==> inputs of run K <==
==> flow/design.v <==
module division(input clk, input rst, input start, input [31:0] dividendo, divisor,
                output [31:0] cociente, residuo, output done);
reg [31:0] shift_register;
reg [31:0] pre_divisor;
reg [31:0] cont;
reg idle;                       
reg done_r;                     
reg [15:0] resta, pre_cocido, res, cocido;
always @ (posedge clk) begin
  done_r <= 1'b0;
  if (rst) begin
    idle = 1'b1;
  end else if (idle) begin
    if (start) begin
      cont = 32'b0;
      shift_register = {8'b0, dividendo[15:0]};
      pre_cocido = 16'b0;
      pre_divisor = divisor;
      shift_register = shift_register << 1;
      cont = cont + 1'b1;
      idle = 1'b0;
    end
  end else begin
    if (cont < 5'd17) begin
      if (shift_register[31:16] < pre_divisor[15:0]) begin
        pre_cocido = pre_cocido << 1;
      end else begin
        resta = shift_register[31:16] - pre_divisor[15:0];
        pre_cocido = pre_cocido << 1;
        pre_cocido[0] = 1'b1;
        shift_register[31:16] = resta;
      end
      shift_register = shift_register << 1;
      cont = cont + 1'b1;
    end else begin
      cocido = pre_cocido;
      res = shift_register[31:16]>>1;
      idle = 1'b1;
      done_r <= 1'b1;
    end
  end
end
assign cociente = {16'b0, cocido};
assign residuo = {16'b0, res};
assign done = done_r;
endmodule
==> flow/run.sh <==
#!/bin/bash
# the make line also repeats each setting of config.mk as NAME=value (left out here)
make -C /OpenROAD-flow-scripts/flow DESIGN_CONFIG=/design/flow/config.mk WORK_HOME=/design/flow/orfs CLKGATE_MAP_FILE= finish
==> flow/config.mk <==
export PLATFORM = sky130hd
export DESIGN_NAME = division
export DESIGN_NICKNAME = division
export VERILOG_FILES = /design/flow/design.v
export SDC_FILE = /design/flow/constraint.sdc
export NUM_CORES = 4
export LEC_CHECK = 0
export ABC_AREA = 0
export CAP_MARGIN = 30
export CORE_MARGIN = 2
export CORE_UTILIZATION = 72
export CTS_CLUSTER_DIAMETER = 233
export HOLD_SLACK_MARGIN = -0.09
export PLACE_DENSITY_LB_ADDON = 0.09
export SETUP_SLACK_MARGIN = 0.28
export SLEW_MARGIN = 20
==> flow/constraint.sdc <==
create_clock -name core_clock -period 4.9 [get_ports {clk}]
set_input_delay 0.9800 -clock core_clock [delete_from_list [all_inputs] [get_ports {clk}]]
set_output_delay 0.9800 -clock core_clock [all_outputs]
set_load 0.01 [all_outputs]
==> run C (differences from run K) <==
==> flow/config.mk (replaced) <==
export PLATFORM = sky130hd
export DESIGN_NAME = division
export DESIGN_NICKNAME = division
export VERILOG_FILES = /design/flow/design.v
export SDC_FILE = /design/flow/constraint.sdc
export NUM_CORES = 4
export LEC_CHECK = 0
export CAP_MARGIN = 20
export CORE_MARGIN = 2
export CORE_UTILIZATION = 72
export CTS_CLUSTER_DIAMETER = 357
export PLACE_DENSITY = 0.37
export SETUP_SLACK_MARGIN = -0.19
export SLEW_MARGIN = 20
==> flow/constraint.sdc (replaced) <==
create_clock -name core_clock -period 2.46 [get_ports {clk}]
set_input_delay 0.4920 -clock core_clock [delete_from_list [all_inputs] [get_ports {clk}]]
set_output_delay 0.4920 -clock core_clock [all_outputs]
set_load 0.01 [all_outputs]
==> run M (differences from run K) <==
==> flow/config.mk (replaced) <==
export PLATFORM = sky130hd
export DESIGN_NAME = division
export DESIGN_NICKNAME = division
export VERILOG_FILES = /design/flow/design.v
export SDC_FILE = /design/flow/constraint.sdc
export NUM_CORES = 4
export LEC_CHECK = 0
export ABC_AREA = 0
export CAP_MARGIN = 30
export CORE_MARGIN = 4
export CORE_UTILIZATION = 70
export CTS_CLUSTER_DIAMETER = 233
export CTS_CLUSTER_SIZE = 98
export SLEW_MARGIN = 20
==> Slide: Implementation Results <==
Flow Results at a Glance

Status
  – Status: no timing/DRC/antenna violations

Critical path
  – Critical Path, Cell by Cell: inv_1, ha_1, fa_1, nand2b_1, a21oi_2, nor3b_2, o21bai_2, o22a_1, buf_8, mux2i_1, nor2_1
  – Worst reg2reg setup slack: 1850 ps

Cells and area
  – Clock network area share: 0.08501
  – Logic area: 2123 um2

Final timing
  – Fin crit period: 3047 ps

Global route
  – GR Util met1: 0.3056
# the run above: run M

==> Slide: Implementation Results <==
Flow Results at a Glance

Critical path
  – Worst reg2reg setup slack: 1860 ps

Global route
  – GR Util met1: 0.3565

Cells and area
  – Clock network area share: 0.07568

Status
  – Status: no timing/DRC/antenna violations
# the run above: run K

==> Slide: Implementation Results <==
Flow Results at a Glance

Status
  – Status: failed layout checks
  – SO Viols: setup timing

Cells and area
  – Logic area: 2193 um2
  – Clock network area share: 0.07888

Final timing
  – # setup viols final: 94
  – Fin crit period: 2716 ps
  – Worst setup margin: -256.3 ps

Global route
  – GR Util met1: 0.4025

Critical path
  – Worst reg2reg setup slack: -260 ps
# the run above: run C



==> build 29: inputs <==
// division: RTL as listed in full above, without the edits since
==> flow/config.mk <==
export PLATFORM = sky130hd
export DESIGN_NAME = division
export DESIGN_NICKNAME = division
export VERILOG_FILES = /design/flow/design.v
export SDC_FILE = /design/flow/constraint.sdc
export NUM_CORES = 4
export LEC_CHECK = 0
export ABC_AREA = 1
export CAP_MARGIN = 20
export CORE_MARGIN = 2
export CORE_UTILIZATION = 72
export CTS_CLUSTER_DIAMETER = 94
export PLACE_DENSITY_LB_ADDON = 0.01
export SETUP_SLACK_MARGIN = 0.18
export SLEW_MARGIN = 20
==> flow/constraint.sdc <==
create_clock -name core_clock -period 2.55 [get_ports {clk}]
set_input_delay 0.5100 -clock core_clock [delete_from_list [all_inputs] [get_ports {clk}]]
set_output_delay 0.5100 -clock core_clock [all_outputs]
set_load 0.01 [all_outputs]
run.sh (not shown) runs the stock make flow with config.mk's settings and CLKGATE_MAP_FILE=.
==> inputs of trial 41, as changes to build 29 <==
Settings changed: ABC_AREA 1 to default, CORE_UTILIZATION 72 to 69, CTS_CLUSTER_DIAMETER 94 to default, CTS_CLUSTER_SIZE from default to 40, PLACE_DENSITY_LB_ADDON 0.01 to default, SETUP_SLACK_MARGIN 0.18 to 0.73.
==> flow/constraint.sdc (replaced) <==
create_clock -name core_clock -period 2.46 [get_ports {clk}]
set_input_delay 0.4920 -clock core_clock [delete_from_list [all_inputs] [get_ports {clk}]]
set_output_delay 0.4920 -clock core_clock [all_outputs]
set_load 0.01 [all_outputs]
==> inputs of trial 2, as changes to build 29 <==
Settings changed: ABC_AREA 1 to default, CORE_UTILIZATION 72 to 40, CTS_CLUSTER_DIAMETER 94 to default, PLACE_DENSITY from default to 0.6, PLACE_DENSITY_LB_ADDON 0.01 to default, SETUP_SLACK_MARGIN 0.18 to 1.24.
==> flow/constraint.sdc (replaced) <==
create_clock -name core_clock -period 4.42 [get_ports {clk}]
set_input_delay 0.8840 -clock core_clock [delete_from_list [all_inputs] [get_ports {clk}]]
set_output_delay 0.8840 -clock core_clock [all_outputs]
set_load 0.01 [all_outputs]
==> out/metrics.json <==
{
  "rows": 34,
  "failing_step": "4_1_cts",
  "total_core_area_um2": 8763,
  "first_error": "[ERROR DPL-0033] detailed placement checks failed during check placement.",
  "place_inst": 658,
  "outcome": "did not finish"
}
(the above is from trial 41)
==> out/metrics.json <==
{
  "outcome": "complete, no violations",
  "worst_skew_pair_latency_ns": 0.54,
  "place_inst": 963,
  "synth.most_common_cell": "nand2_1",
  "rows": 36,
  "synthDistinctLibCells": 43,
  "required_ns": 2.85,
  "cellLeakagePower_nw": 3.550,
  "total_core_area_um2": 9639
}
(the above is from build 29)
==> out/metrics.json <==
{
  "outcome": "complete, no violations",
  "log.warning_count": 59,
  "fin_crit_sh_pct": 66.25,
  "hold_viol": 0,
  "synthArstFlopShare_pct": 0,
  "rows": 45,
  "finalSetupViolCount": 0,
  "synth.most_common_cell": "edfxtp_1",
  "synthAoiAreaFrac_pct": 4.914,
  "rr_startpoint": "cont[0]",
  "ys_seq_share_pct": 61.29
}
(the above is from trial 2)


==> inputs of run Y <==
// division: RTL as listed in full above, without the edits since
clock: 6.57 ns
lec_check: 0
cap_margin: 15
cell_pad_in_sites_detail_placement: 2
cell_pad_in_sites_global_placement: 3
core_aspect_ratio: 0.72
core_margin: 2
core_utilization: 40
gpl_timing_driven: 0
hold_slack_margin: -0.1
min_routing_layer: met2
slew_margin: 25
tns_end_percent: 20
==> run F: changes against run Y <==
Settings changed: ABC_AREA from default to 1, CAP_MARGIN 15 to 20, CELL_PAD_IN_SITES_DETAIL_PLACEMENT 2 to default, CELL_PAD_IN_SITES_GLOBAL_PLACEMENT 3 to default, CORE_ASPECT_RATIO 0.72 to default, HOLD_SLACK_MARGIN -0.1 to default, MIN_ROUTING_LAYER met2 to default, SLEW_MARGIN 25 to 20, TNS_END_PERCENT 20 to default.
==> flow/constraint.sdc (replaced) <==
create_clock -name core_clock -period 2.94 [get_ports {clk}]
set_input_delay 0.5880 -clock core_clock [delete_from_list [all_inputs] [get_ports {clk}]]
set_output_delay 0.5880 -clock core_clock [all_outputs]
set_load 0.01 [all_outputs]
==> run X: changes against run Y <==
Settings changed: ABC_AREA from default to 0, CAP_MARGIN 15 to 30, CELL_PAD_IN_SITES_DETAIL_PLACEMENT 2 to default, CELL_PAD_IN_SITES_GLOBAL_PLACEMENT 3 to default, CORE_ASPECT_RATIO 0.72 to default, CORE_UTILIZATION 40 to 65, CTS_CLUSTER_DIAMETER from default to 233, GPL_TIMING_DRIVEN 0 to default, HOLD_SLACK_MARGIN -0.1 to default, MIN_ROUTING_LAYER met2 to default, PLACE_DENSITY_LB_ADDON from default to 0.09, SLEW_MARGIN 25 to 20, TNS_END_PERCENT 20 to default.
==> flow/constraint.sdc (replaced) <==
create_clock -name core_clock -period 4.9 [get_ports {clk}]
set_input_delay 0.9800 -clock core_clock [delete_from_list [all_inputs] [get_ports {clk}]]
set_output_delay 0.9800 -clock core_clock [all_outputs]
set_load 0.01 [all_outputs]
==> qor summary <==
                                                                run Y           run F           run X
Result of the run                                      finished clean  finished clean  finished clean
Worst path max stage delay                                    0.87 ns         0.52 ns         0.43 ns
Transition time at the pin with the least slew margin       0.9331 ns       0.5949 ns       0.8693 ns
Area share of the largest cell type after synthesis            60.65%          53.47%          60.65%
Area fraction of clock buffers and clock inverters             6.799%          6.521%          8.076%
Die X-Extent                                            151.2 microns   137.0 microns   102.0 microns
DR top layer                                                     met5            met4            met4
Share of total power in the clock network                       42.9%           44.0%           46.2%
Clock Skew                                                 0.01411 ns      0.01149 ns      0.01885 ns
Number of cells in the yosys synthesis report                     482             767             482
Tapcells inserted                                                 200             225             129
Post-placement setup slack                                   2.495 ns      0.02809 ns        1.592 ns
Worst vdd ir                                              0.0001890 V     0.0004065 V     0.0002453 V
Total placed cells including tap cells                            784            1093             668
Internal power consumption                                   1.513 mW        3.492 mW        2.181 mW
Worst max-slew margin expressed relative to the limit          37.79%          60.30%          42.05%


==> build 4: inputs <==
Starts from the design.v that is shown in full above.
clock: 2.63 ns
lec_check: 0
abc_area: 0
cap_margin: 30
core_margin: 2
core_utilization: 70
cts_cluster_diameter: 233
setup_slack_margin: 0.51
slew_margin: 20
==> trial 53 (differences from build 4) <==
==> flow/config.mk (replaced) <==
export PLATFORM = sky130hd
export DESIGN_NAME = division
export DESIGN_NICKNAME = division
export VERILOG_FILES = /design/flow/design.v
export SDC_FILE = /design/flow/constraint.sdc
export NUM_CORES = 4
export LEC_CHECK = 0
export CAP_MARGIN = 20
export CORE_MARGIN = 2
export CORE_UTILIZATION = 66
export SETUP_SLACK_MARGIN = -0.19
export SLEW_MARGIN = 20
==> flow/constraint.sdc (replaced) <==
create_clock -name core_clock -period 2.46 [get_ports {clk}]
set_input_delay 0.4920 -clock core_clock [delete_from_list [all_inputs] [get_ports {clk}]]
set_output_delay 0.4920 -clock core_clock [all_outputs]
set_load 0.01 [all_outputs]
==> trial 97 (differences from build 4) <==
--- a/flow/config.mk
+++ b/flow/config.mk
@@ -9,6 +9,7 @@
 export CAP_MARGIN = 30
 export CORE_MARGIN = 2
-export CORE_UTILIZATION = 70
+export CORE_UTILIZATION = 72
 export CTS_CLUSTER_DIAMETER = 233
-export SETUP_SLACK_MARGIN = 0.51
+export CTS_CLUSTER_SIZE = 59
+export SETUP_SLACK_MARGIN = 0.3
 export SLEW_MARGIN = 20
==> flow/constraint.sdc (replaced) <==
create_clock -name core_clock -period 2.47 [get_ports {clk}]
set_input_delay 0.4940 -clock core_clock [delete_from_list [all_inputs] [get_ports {clk}]]
set_output_delay 0.4940 -clock core_clock [all_outputs]
set_load 0.01 [all_outputs]
==> trial 76 (differences from build 4) <==
==> flow/config.mk (replaced) <==
export PLATFORM = sky130hd
export DESIGN_NAME = division
export DESIGN_NICKNAME = division
export VERILOG_FILES = /design/flow/design.v
export SDC_FILE = /design/flow/constraint.sdc
export NUM_CORES = 4
export LEC_CHECK = 0
export CAP_MARGIN = 20
export CORE_MARGIN = 2
export CORE_UTILIZATION = 72
export PLACE_DENSITY = 0.6
export SLEW_MARGIN = 20
==> flow/constraint.sdc (replaced) <==
create_clock -name core_clock -period 4.04 [get_ports {clk}]
set_input_delay 0.8080 -clock core_clock [delete_from_list [all_inputs] [get_ports {clk}]]
set_output_delay 0.8080 -clock core_clock [all_outputs]
set_load 0.01 [all_outputs]
==> flow_summary.json <==
{
  "die-height_um": 97.1,
  "max_slew.worst_pin.slew_ns": 0.976,
  "routed_via_density": 6.07,
  "status": "finished clean",
  "combinationalPowerShare": 0.084,
  "final-setup-viol-count": 0,
  "routedLengthMet1_mm": 5.14,
  "worstPathRequired_ns": 4.39,
  "dominant_power_group": "the clock network",
  "path_delay_family": "AND-OR/OR-AND gates",
  "min-delay-start": "pre_cocido[8]$_SDFFCE_PP0P_",
  "nNetsFinal": 645,
  "n_clock_buffer": 17,
  "met3_length_mm": 1.12,
  "warnings": 61,
  "floorplan.initialDensity": 0.752,
  "route.vias.total": 4107,
  "cp-endpoint": "shift_register[24]$_SDFFCE_PP0P_",
  "die_width_um": 97.1
}
the above is filed under trial 76

==> flow_summary.json <==
{
  "status": "failed layout checks",
  "check-failures": "setup timing",
  "routed_via_density": 5.52,
  "warnings": 61,
  "worstPathRequired_ns": 2.71,
  "cp-endpoint": "shift_register[29]$_SDFFCE_PP0P_",
  "path_delay_family": "adder cells",
  "yosys.area_share.adder": 0.0393,
  "final_critical_path_setup_slack_ns": -0.0346,
  "final-setup-viol-count": 3,
  "routedLengthMet1_mm": 4.93,
  "n_clock_buffer": 19,
  "met3_length_um": 514,
  "dominant_power_group": "sequential cells",
  "die-height_um": 101,
  "die_width_um": 101,
  "nNetsFinal": 684,
  "max_slew.worst_pin.slew_ns": 0.506
}
the above is filed under trial 53

==> flow_summary.json <==
{
  "floorplan.initialDensity": 0.719,
  "final-setup-viol-count": 0,
  "combinationalPowerShare": 0.116,
  "nNetsFinal": 668,
  "die-height_um": 98.4,
  "dominant_power_group": "sequential cells",
  "cp-endpoint": "shift_register[30]$_SDFFCE_PP0P_",
  "max_slew.worst_pin.slew_ns": 0.540,
  "min-delay-start": "pre_cocido[15]$_SDFFCE_PP0P_",
  "route.vias.total": 4378,
  "worstPathRequired_ns": 2.90,
  "n_clock_buffer": 17,
  "status": "finished clean",
  "routed_via_density": 6.25,
  "met3_length_mm": 1.17
}
the above is filed under build 4

==> flow_summary.json <==
{
  "met3_length_mm": 2.96,
  "check-failures": "setup timing",
  "die_width_um": 97.1,
  "routedLengthMet1_mm": 6.70,
  "combinationalPowerShare": 0.122,
  "dominant_power_group": "sequential cells",
  "final_critical_path_setup_slack_ns": -0.320,
  "min-delay-start": "pre_cocido[15]$_SDFFCE_PP0P_",
  "die-height_um": 97.1,
  "final-setup-viol-count": 18,
  "status": "failed layout checks"
}
the above is filed under trial 97



==> inputs of cedar <==
// division: RTL as listed in full above, without the edits since
export LEC_CHECK = 0
export ABC_AREA = 0
export CAP_MARGIN = 0
export CELL_PAD_IN_SITES_DETAIL_PLACEMENT = 2
export CELL_PAD_IN_SITES_GLOBAL_PLACEMENT = 3
export CORE_MARGIN = 9
export CORE_UTILIZATION = 41
export CTS_CLUSTER_DIAMETER = 233
export CTS_CLUSTER_SIZE = 98
export GPL_TIMING_DRIVEN = 1
export HOLD_SLACK_MARGIN = 0.18
export MAX_ROUTING_LAYER = met4
export PLACE_DENSITY_LB_ADDON = 0.05
export SETUP_SLACK_MARGIN = 0.86
export SLEW_MARGIN = 35
create_clock -name core_clock -period 3.96 [get_ports {clk}]
==> yarrow: changes against cedar <==
==> flow/config.mk (replaced) <==
export PLATFORM = sky130hd
export DESIGN_NAME = division
export DESIGN_NICKNAME = division
export VERILOG_FILES = /design/flow/design.v
export SDC_FILE = /design/flow/constraint.sdc
export NUM_CORES = 4
export LEC_CHECK = 0
export ABC_AREA = 0
export CAP_MARGIN = 0
export CORE_MARGIN = 2
export CORE_UTILIZATION = 70
export CTS_CLUSTER_DIAMETER = 233
export SETUP_SLACK_MARGIN = 0.73
export SLEW_MARGIN = 20
==> flow/constraint.sdc (replaced) <==
create_clock -name core_clock -period 2.47 [get_ports {clk}]
set_input_delay 0.4940 -clock core_clock [delete_from_list [all_inputs] [get_ports {clk}]]
set_output_delay 0.4940 -clock core_clock [all_outputs]
set_load 0.01 [all_outputs]
==> comparison <==
cedar passed the timing, design-rule and antenna checks. yarrow died in 4_1_cts on DPL-0038. Area after synthesis is the same in yarrow and cedar. Die size: cedar is higher than yarrow (110%). In synthesized cell count, cedar and yarrow do not differ.
No activity file was given, so power comes from the tool's default toggle rates.
